==> v16 <==
// bdm
module bdm(
	input clk,
	input rst,
	input bkgd_in,
	output bkgd_out,
	output bkgd_is_high_z,
	output mcu_pwr,
	output mcu_vpp,
	input do_read,
	input do_write,
	input do_start_mcu,
	input do_stop_mcu,
	input do_delay,
	input do_echo_test,
	input do_enable_vpp,
	input do_disable_vpp,
	input do_echo_sync_value,
	input do_resync,
	input [7:0] data_in,
	output [7:0] data_out,
	output ready,
	output reg valid,
	output [3:0] debug
);
==> flow/config.mk <==
export PLATFORM = sky130hd
export DESIGN_NAME = bdm
export DESIGN_NICKNAME = bdm
export VERILOG_FILES = /design/flow/design.v
export SDC_FILE = /design/flow/constraint.sdc
export NUM_CORES = 4
export LEC_CHECK = 0
export ABC_AREA = 0
export CAP_MARGIN = 20
export CELL_PAD_IN_SITES_DETAIL_PLACEMENT = 1
export CORE_MARGIN = 9
export CORE_UTILIZATION = 30
export CTS_CLUSTER_DIAMETER = 133
export GPL_ROUTABILITY_DRIVEN = 1
export GPL_TIMING_DRIVEN = 0
export MIN_ROUTING_LAYER = met2
export PLACE_DENSITY = 0.46
export SETUP_SLACK_MARGIN = -0.34
export SLEW_MARGIN = 30
export TNS_END_PERCENT = 65
==> flow/constraint.sdc <==
create_clock -name core_clock -period 5.49 [get_ports {clk}]
set_input_delay 1.0980 -clock core_clock [delete_from_list [all_inputs] [get_ports {clk}]]
set_output_delay 1.0980 -clock core_clock [all_outputs]
set_load 0.01 [all_outputs]
run.sh (not shown) runs the stock make flow with config.mk's settings and CLKGATE_MAP_FILE=.
==> v39 (differences from v16) <==
==> flow/config.mk (replaced) <==
export PLATFORM = sky130hd
export DESIGN_NAME = bdm
export DESIGN_NICKNAME = bdm
export VERILOG_FILES = /design/flow/design.v
export SDC_FILE = /design/flow/constraint.sdc
export NUM_CORES = 4
export LEC_CHECK = 0
export CAP_MARGIN = 20
export CELL_PAD_IN_SITES_GLOBAL_PLACEMENT = 3
export CORE_MARGIN = 2
export CORE_UTILIZATION = 40
export HOLD_SLACK_MARGIN = 0.08
export SETUP_SLACK_MARGIN = 0.85
export SLEW_MARGIN = 10
==> flow/constraint.sdc (replaced) <==
create_clock -name core_clock -period 6.91 [get_ports {clk}]
set_input_delay 1.3820 -clock core_clock [delete_from_list [all_inputs] [get_ports {clk}]]
set_output_delay 1.3820 -clock core_clock [all_outputs]
set_load 0.01 [all_outputs]
==> comparison <==
Via count: v16 is larger than v39 (about 50%).
In flip-flop count, v16 and v39 do not differ.
Against v39, the die area of v16 is higher by 51%.
Synthesized cell count is the same in v16 and v39.
==> figures <==
Register share of total power: v16 38.5%; v39 41.4%
Average wire length per cell after detail routing: v16 22.70 µm; v39 20.51 µm
Run status: v16 timing/DRC/antenna clean; v39 timing/DRC/antenna clean
CP Launch Point: v16 bkgd_in; v39 do_write
Die height: v16 216.4 µm; v39 175.8 µm
Met3 track demand over resource: v16 38.87%; v39 3.506%
Internal power consumption: v16 0.002945 W; v39 0.002259 W
CP max stage cell: v16 sky130_fd_sc_hd__clkbuf_1; v39 sky130_fd_sc_hd__clkdlybuf4s50_1
Combinational Power Share: v16 19.7%; v39 18.6%
First DRT Iteration DRCs: v16 2,329; v39 795

---

==> inputs of job 2279 <==
==> flow/design.v <==
`timescale 1ns / 1ps
module startup_controller(
	input clk,
	input rst,
	input start,
	input stop,
	output reg mcu_pwr,
	output reg is_sending,
	output reg ready
);
reg is_pulling_low, is_waiting_for_clock, is_waiting_for_bkgd_stable;
reg [15:0] timer;
always @(posedge clk) begin
	if (rst || stop) begin  
		is_pulling_low <= 0;
		is_waiting_for_clock <= 0;
		is_waiting_for_bkgd_stable <= 0;
		is_sending <= 0;
		mcu_pwr <= 0;
		ready <= 1;
	end else if (start) begin
		is_pulling_low <= 1;
		is_sending <= 1;
		timer <= 250;  
		ready <= 0;
	end else if (is_pulling_low) begin
		if (timer == 0) begin
			mcu_pwr <= 1;
			is_pulling_low <= 0;
			is_waiting_for_clock <= 1;
			timer <= 1200;  
		end else begin
			timer <= timer - 1;
		end
	end else if (is_waiting_for_clock) begin
		if (timer == 0) begin
			is_sending <= 0;  
			is_waiting_for_clock <= 0;
			is_waiting_for_bkgd_stable <= 1;
			timer <= 500;  
		end else begin
			timer <= timer - 1;
		end
	end else if (is_waiting_for_bkgd_stable) begin
		if (timer == 0) begin
			is_waiting_for_bkgd_stable <= 0;
			ready <= 1;
		end else begin
			timer <= timer - 1;
		end
	end
end
endmodule
`timescale 1ns / 1ps
module sync_controller(
	input clk,
	input rst,
	input bkgd_in,
	output is_sending,
	input start_sync,
	output [31:0] sync_length,
	output sync_length_is_ready,
	output reg ready,
	output [4:0] debug
);
parameter HIGHTIME = 32'd6500;  
reg [2:0] state;
reg [31:0] sync_count;
assign debug = {2'd0, state};
assign is_sending = state == 1;
assign sync_length = sync_count;
assign sync_length_is_ready = (state != 1) && (state != 4);
always @(posedge clk) begin
	sync_count <= sync_count;
	if (rst) begin
		state <= 0;
		sync_count <= HIGHTIME;  
		ready <= 0;
	end else if (start_sync) begin
		state <= 1;
		sync_count <= HIGHTIME;
		ready <= 0;
	end else if (state == 1) begin
		if (sync_count == 0) begin
			state <= 2;
			sync_count <= 8'h0f;
		end else begin
			sync_count <= sync_count - 1;
		end
	end else if (state == 2) begin
		if (sync_count == 0) begin
			state <= 3;
		end else begin
			sync_count <= sync_count - 1;
		end
	end else if (state == 3) begin
		if (bkgd_in == 0) begin
			state <= 4;
		end
	end else if (state == 4) begin
		if (bkgd_in == 1) begin
			state <= 0;
			ready <= 1;
		end else begin
			sync_count <= sync_count + 1;
		end
	end
end
endmodule
`timescale 1ns / 1ps
module bdc_clk_pulse_generator(
	input clk,
	input rst,
	output bdc_clk_pulse,
	input [31:0] sync_length,
	input set_sync_length
);
reg [15:0] counter;
reg [31:0] target_time;  
reg [31:0] residual;
assign bdc_clk_pulse = counter == 0;
always @(posedge clk) begin
	if (rst) begin
		counter <= 0;
		target_time <= 0;
		residual <= 0;
	end else if (set_sync_length) begin
		target_time <= sync_length;
		residual <= sync_length;
	end else if (counter > residual[31:7]) begin
		counter <= 0;
		residual <= residual[6:0] + target_time;
	end else begin
		counter <= counter + 1;
	end
end
endmodule
`timescale 1ns / 1ps
module bdc_interface(
	input clk,
	input rst,
	output reg is_sending,
	input bkgd_in,
	input tgt_clk_pulse,
	input [7:0] data_in,
	input send_data,
	output reg [7:0] data_out,
	input read_data,
	output ready
);
reg [3:0] state;
reg [7:0] tgt_clk_timer;
reg [7:0] data;
reg [3:0] bitsleft;
assign ready = state == 0 && !read_data && !send_data;
always @(posedge clk) begin
	if (rst) begin
		state <= 0;
		tgt_clk_timer <= 0;
		is_sending <= 0;
	end else if (tgt_clk_timer > 0) begin
		if (tgt_clk_pulse) begin
			tgt_clk_timer <= tgt_clk_timer - 1;
		end
	end else begin
		case (state)
		0: begin
			if (send_data) begin
				state <= 1;
				data <= data_in;
				bitsleft <= 8;
			end else if (read_data) begin
				state <= 3;
				bitsleft <= 8;
			end
		end
		1: begin
			if (bitsleft > 0) begin
				state <= 2;
				is_sending <= 1;
				if (data[7]) begin
					tgt_clk_timer <= 4;
				end else begin
					tgt_clk_timer <= 14;
				end
			end else begin
				state <= 0;
			end
		end
		2: begin
			is_sending <= 0;
			if (data[7]) begin
				tgt_clk_timer <= 14;
			end else begin
				tgt_clk_timer <= 4;
			end
			state <= 1;
			bitsleft <= bitsleft - 1;
			data <= {data[6:0], 1'd0};
		end
		3: begin
			if (bitsleft > 0) begin
				is_sending <= 1;
				tgt_clk_timer <= 3;
				state <= 4;
			end else begin
				data_out <= data;
				state <= 0;
			end
		end
		4: begin
			is_sending <= 0;
			tgt_clk_timer <= 7;
			state <= 5;
		end
		5: begin
			data <= {data[6:0], bkgd_in};
			bitsleft <= bitsleft - 1;
			tgt_clk_timer <= 6;
			state <= 3;
		end
		endcase
	end
end
endmodule
`timescale 1ns / 1ps
module bdm(
	input clk,
	input rst,
	input bkgd_in,
	output bkgd_out,
	output bkgd_is_high_z,
	output mcu_pwr,
	output mcu_vpp,
	input do_read,
	input do_write,
	input do_start_mcu,
	input do_stop_mcu,
	input do_delay,
	input do_echo_test,
	input do_enable_vpp,
	input do_disable_vpp,
	input do_echo_sync_value,
	input do_resync,
	input [7:0] data_in,
	output [7:0] data_out,
	output ready,
	output reg valid,
	output [3:0] debug
);
reg [7:0] echo_data;
wire [31:0] sync_count;
wire sync_is_sending;
wire [4:0] sync_debug;
reg sync_start;
wire sync_ready;
wire startup_start;
reg startup_stop;
wire startup_is_sending, startup_ready;
wire bdc_is_sending, bdc_ready;
wire [7:0] bdc_data_out;
wire bdc_read_data, bdc_send_data;
wire hold_commands_in_reset;
assign hold_commands_in_reset = 1'd0;  
wire bdc_clk_pulse;
reg [3:0] state;
reg [7:0] delay_counter;
startup_controller startup_controller(
	.clk(clk),
	.rst(rst || hold_commands_in_reset),
	.start(startup_start),
	.stop(startup_stop),
	.mcu_pwr(mcu_pwr),
	.is_sending(startup_is_sending),
	.ready(startup_ready)
);
sync_controller sync_controller(
	.clk(clk),
	.rst(rst || hold_commands_in_reset || do_stop_mcu || do_resync),
	.bkgd_in(bkgd_in),
	.is_sending(sync_is_sending),
	.start_sync(sync_start),
	.sync_length(sync_count),
	.sync_length_is_ready(),
	.ready(sync_ready),
	.debug(sync_debug)
);
reg set_bdc_pulse_gen;
bdc_clk_pulse_generator bdc_clk_pulse_generator(
	.clk(clk),
	.rst(rst || hold_commands_in_reset),
	.bdc_clk_pulse(bdc_clk_pulse),
	.sync_length(sync_count),
	.set_sync_length(set_bdc_pulse_gen)
);
bdc_interface bdc_interface(
	.clk(clk),
	.rst(rst || hold_commands_in_reset),
	.is_sending(bdc_is_sending),
	.bkgd_in(bkgd_in),
	.tgt_clk_pulse(bdc_clk_pulse),
	.data_in(data_in),
	.send_data(bdc_send_data),
	.data_out(bdc_data_out),
	.read_data(bdc_read_data),
	.ready(bdc_ready)
);
assign debug = sync_debug; 
assign bkgd_out = 1'd0;
assign bkgd_is_high_z =
	(state == 1 && startup_is_sending) ? 1'd0 :
	(state == 2 && sync_is_sending) ? 1'd0 :
	(state == 3 && bdc_is_sending) ? 1'd0 :
	(state == 4 && bdc_is_sending) ? 1'd0 :
	1'd1;
assign startup_start = state == 0 && do_start_mcu;
assign bdc_read_data = state == 0 && do_read;
assign bdc_send_data = state == 0 && do_write;
assign data_out =
	state == 5 ? echo_data :
	state == 7 ? sync_count[15:8] :
	state == 8 ? sync_count[7:0] :
	bdc_data_out;
assign ready = state == 0 && !do_start_mcu && !do_stop_mcu && !do_read && !do_write && !do_delay && !do_echo_test && !do_echo_sync_value && !do_resync;
reg vpp_enabled;
assign mcu_vpp = vpp_enabled;
always @(posedge clk) begin
	startup_stop <= 0;
	sync_start <= 0;
	set_bdc_pulse_gen <= 0;
	valid <= 0;
	if (rst) begin
		state <= 0;
		vpp_enabled <= 0;
	end else if (state == 0) begin
		if (do_start_mcu) begin
			state <= 1;
		end else if (do_stop_mcu) begin
			startup_stop <= 1;
		end else if (do_read) begin
			state <= 3;
		end else if (do_write) begin
			state <= 4;
		end else if (do_delay) begin
			state <= 6;
			delay_counter <= {data_in, 4'd0};
		end else if (do_echo_test) begin
			state <= 5;
			echo_data <= data_in;
			valid <= 1;
		end else if (do_enable_vpp) begin
			vpp_enabled <= 1;
		end else if (do_disable_vpp) begin
			vpp_enabled <= 0;
		end else if (do_echo_sync_value) begin
			state <= 7;
			valid <= 1;
		end else if (do_resync) begin
			state <= 2;
			sync_start <= 1;
		end
	end else if (state == 1) begin
		if (startup_ready) begin
			state <= 2;
			sync_start <= 1;
		end
	end else if (state == 2) begin
		if (sync_ready) begin
			set_bdc_pulse_gen <= 1;
			state <= 0;
		end
	end else if (state == 3) begin
		if (bdc_ready) begin
			state <= 0;
			valid <= 1;
		end
	end else if (state == 4) begin
		if (bdc_ready) begin
			state <= 0;
		end
	end else if (state == 6) begin
		if (delay_counter == 0) begin
			state <= 0;
		end else begin
			delay_counter <= delay_counter - 1;
		end
	end else if (state == 5) begin
		state <= 0;
	end else if (state == 7) begin
		state <= 8;
		valid <= 1;
	end else if (state == 8) begin
		state <= 0;
	end
end
endmodule
==> flow/run.sh <==
#!/bin/bash
# the make line also repeats each setting of config.mk as NAME=value (left out here)
make -C /OpenROAD-flow-scripts/flow DESIGN_CONFIG=/design/flow/config.mk WORK_HOME=/design/flow/orfs CLKGATE_MAP_FILE= finish
==> flow/config.mk <==
export PLATFORM = sky130hd
export DESIGN_NAME = bdm
export DESIGN_NICKNAME = bdm
export VERILOG_FILES = /design/flow/design.v
export SDC_FILE = /design/flow/constraint.sdc
export NUM_CORES = 4
export LEC_CHECK = 0
export ABC_AREA = 0
export CAP_MARGIN = 20
export CELL_PAD_IN_SITES_GLOBAL_PLACEMENT = 3
export CORE_MARGIN = 6
export CORE_UTILIZATION = 30
export CTS_CLUSTER_DIAMETER = 370
export MAX_ROUTING_LAYER = met4
export SLEW_MARGIN = 20
==> flow/constraint.sdc <==
create_clock -name core_clock -period 5.0 [get_ports {clk}]
set_input_delay 1.0000 -clock core_clock [delete_from_list [all_inputs] [get_ports {clk}]]
set_output_delay 1.0000 -clock core_clock [all_outputs]
set_load 0.01 [all_outputs]
==> job 433: changes against job 2279 <==
- ABC_AREA: 0 -> 1
- CELL_PAD_IN_SITES_GLOBAL_PLACEMENT: 3 -> unset
- CORE_MARGIN: 6 -> 2
- CORE_UTILIZATION: 30 -> 72
- CTS_CLUSTER_DIAMETER: 370 -> 360
- CTS_CLUSTER_SIZE: unset -> 14
- MAX_ROUTING_LAYER: met4 -> unset
- PLACE_DENSITY_LB_ADDON: unset -> 0.08
==> flow/constraint.sdc (replaced) <==
create_clock -name core_clock -period 2.44 [get_ports {clk}]
set_input_delay 0.4880 -clock core_clock [delete_from_list [all_inputs] [get_ports {clk}]]
set_output_delay 0.4880 -clock core_clock [all_outputs]
set_load 0.01 [all_outputs]
==> qor summary <==
Number of design-rule violations left by the first detailed-router iteration: job 433 1456; job 2279 631
Outcome: job 433 finished clean; job 2279 finished clean
Syn Area/Cell: job 433 6.616 sq um; job 2279 8.381 sq um
Number of antenna repair diodes: job 433 0; job 2279 1
Path length in cells of the critical path: job 433 9; job 2279 5
Pre-antenna DRT Iters: job 433 6; job 2279 5
Fraction of synthesized cell area in xor and xnor cells: job 433 3.819%; job 2279 5.785%
Placed wire-length estimate: job 433 27970 um; job 2279 28480 um
Clock slew at the register clock pins of the worst setup and hold paths: job 433 0.07 ns; job 2279 0.06 ns
Hold Crit Class: job 433 primary input to flop; job 2279 flop to flop
Maximum number of pins on one net before global-route repair: job 433 64; job 2279 54
Gate power share: job 433 22.5%; job 2279 18.2%
DIE WIDTH: job 433 138.7 um; job 2279 210.4 um
Core outline area: job 433 0.01790 sq mm; job 2279 0.03874 sq mm
Number of different library cells in the post-synthesis netlist: job 433 55; job 2279 80
Clock buffer count from CTS: job 433 18; job 2279 27
Post-placement setup slack: job 433 -0.2920 ns; job 2279 0.8931 ns
Global Route met2 Usage: job 433 66.02%; job 2279 29.64%
Worst path setup slack after routing: job 433 0.04820 ns; job 2279 0.8709 ns
Power figures rest on the tool's default switching activity, not on a simulated workload.
